==> 01-26 <==
==> flow/design.v <==
module multiplier  #(parameter width = 16)
   ( input    signed  [width-1 : 0] multiplicand,
     input    signed  [width-1 : 0] multiplier,   
     output   signed  [2 * width - 1 : 0] product
   ) ;
   assign  product = multiplicand * multiplier ;
endmodule
module  adder  #(parameter width = 32)  
		( input   signed [width-1 : 0] a ,
		  input   signed [width-1 : 0] b , 
		  output  signed [width-1 : 0] sum
		) ;
    assign   sum = a + b ;
endmodule
module accumulator #(parameter width = 32) 
	(input    clk,
     	 input    ena,
         input    reset,
         input	  signed [width - 1 : 0] acc_in,
   	 output   reg signed [width - 1 : 0] acc_out
	) ;
   always @(posedge clk) begin
      if (reset)  acc_out <= 0 ;
      else if (ena) acc_out <= acc_in ;
   end
endmodule
module mac_demo(input    clk, 
           input    reset, 
           input    ena,
   	   input    signed [16-1 : 0] k,
           input    signed [16-1 : 0] x,   
           output   signed [2 * 16 - 1 : 0] acc_out
          ) ;
           wire     signed [2 * 16 - 1 : 0] p ;
           wire     signed [2 * 16 - 1 : 0] acc_in ;
   multiplier  #(.width(16)) mult_0(.multiplicand(k),
                                          .multiplier(x),
                       			  .product(p)
                			  ) ;
   adder     #(.width(2*16)) add_0(.a(p),
                			 .b(acc_out),
                			 .sum(acc_in)
               				) ;
   accumulator  #(.width(2*16))  acc_0(.clk(clk),
                   			     .reset(reset),
                   			     .ena(ena),
                   			     .acc_in(acc_in),
                   			     .acc_out(acc_out)
                   			) ;
endmodule
==> flow/run.sh <==
#!/bin/bash
# the make line also repeats each setting of config.mk as NAME=value (left out here)
make -C /OpenROAD-flow-scripts/flow DESIGN_CONFIG=/design/flow/config.mk WORK_HOME=/design/flow/orfs CLKGATE_MAP_FILE= finish
==> flow/config.mk <==
export PLATFORM = sky130hd
export DESIGN_NAME = mac_demo
export DESIGN_NICKNAME = mac_demo
export VERILOG_FILES = /design/flow/design.v
export SDC_FILE = /design/flow/constraint.sdc
export NUM_CORES = 4
export LEC_CHECK = 0
export CAP_MARGIN = 0
export CORE_ASPECT_RATIO = 1.07
export CORE_MARGIN = 2
export CORE_UTILIZATION = 70
export CTS_CLUSTER_DIAMETER = 361
export GPL_ROUTABILITY_DRIVEN = 0
export GPL_TIMING_DRIVEN = 1
export MAX_ROUTING_LAYER = met4
export SETUP_SLACK_MARGIN = -0.46
export SLEW_MARGIN = 35
==> flow/constraint.sdc <==
create_clock -name core_clock -period 4.78 [get_ports {clk}]
set_input_delay 0.9560 -clock core_clock [delete_from_list [all_inputs] [get_ports {clk}]]
set_output_delay 0.9560 -clock core_clock [all_outputs]
set_load 0.01 [all_outputs]
==> inputs of 10-13, as changes to 01-26 <==
Settings changed: CAP_MARGIN 0 to 20, CORE_ASPECT_RATIO 1.07 to unset, CORE_UTILIZATION 70 to 67, CTS_CLUSTER_DIAMETER 361 to 268, CTS_CLUSTER_SIZE set to 95, GPL_ROUTABILITY_DRIVEN 0 to unset, GPL_TIMING_DRIVEN 1 to unset, MAX_ROUTING_LAYER met4 to unset, PLACE_DENSITY set to 0.4, SETUP_SLACK_MARGIN -0.46 to unset, SLEW_MARGIN 35 to 20.
==> flow/constraint.sdc (replaced) <==
create_clock -name core_clock -period 6.3 [get_ports {clk}]
set_input_delay 1.2600 -clock core_clock [delete_from_list [all_inputs] [get_ports {clk}]]
set_output_delay 1.2600 -clock core_clock [all_outputs]
set_load 0.01 [all_outputs]
==> metrics.yaml <==
status:
  status: "failed layout checks"
  violatedChecks: "negative setup slack"
sta:
  finalSetupViolations: 27
  setup_ws_ns: -2.11
floorplan:
  fp_util: 0.716
  die_w_um: 131
finish:
  clkCellAreaFrac: 0.00940
  fillerInstances: 598
  nets: 1975
cts:
  cts_setup_buffers: 20
-- figures above: 01-26

==> metrics.yaml <==
status:
  status: "failed layout checks"
  violatedChecks: "negative setup slack"
floorplan:
  die_w_um: 138
  fp_util: 0.677
drt:
  drc: 0
sta:
  finalSetupViolations: 17
  setup_ws_ns: -0.401
cts:
  cts_setup_buffers: 28
finish:
  largestClassByArea: "logic gates"
  fillerInstances: 996
-- figures above: 10-13

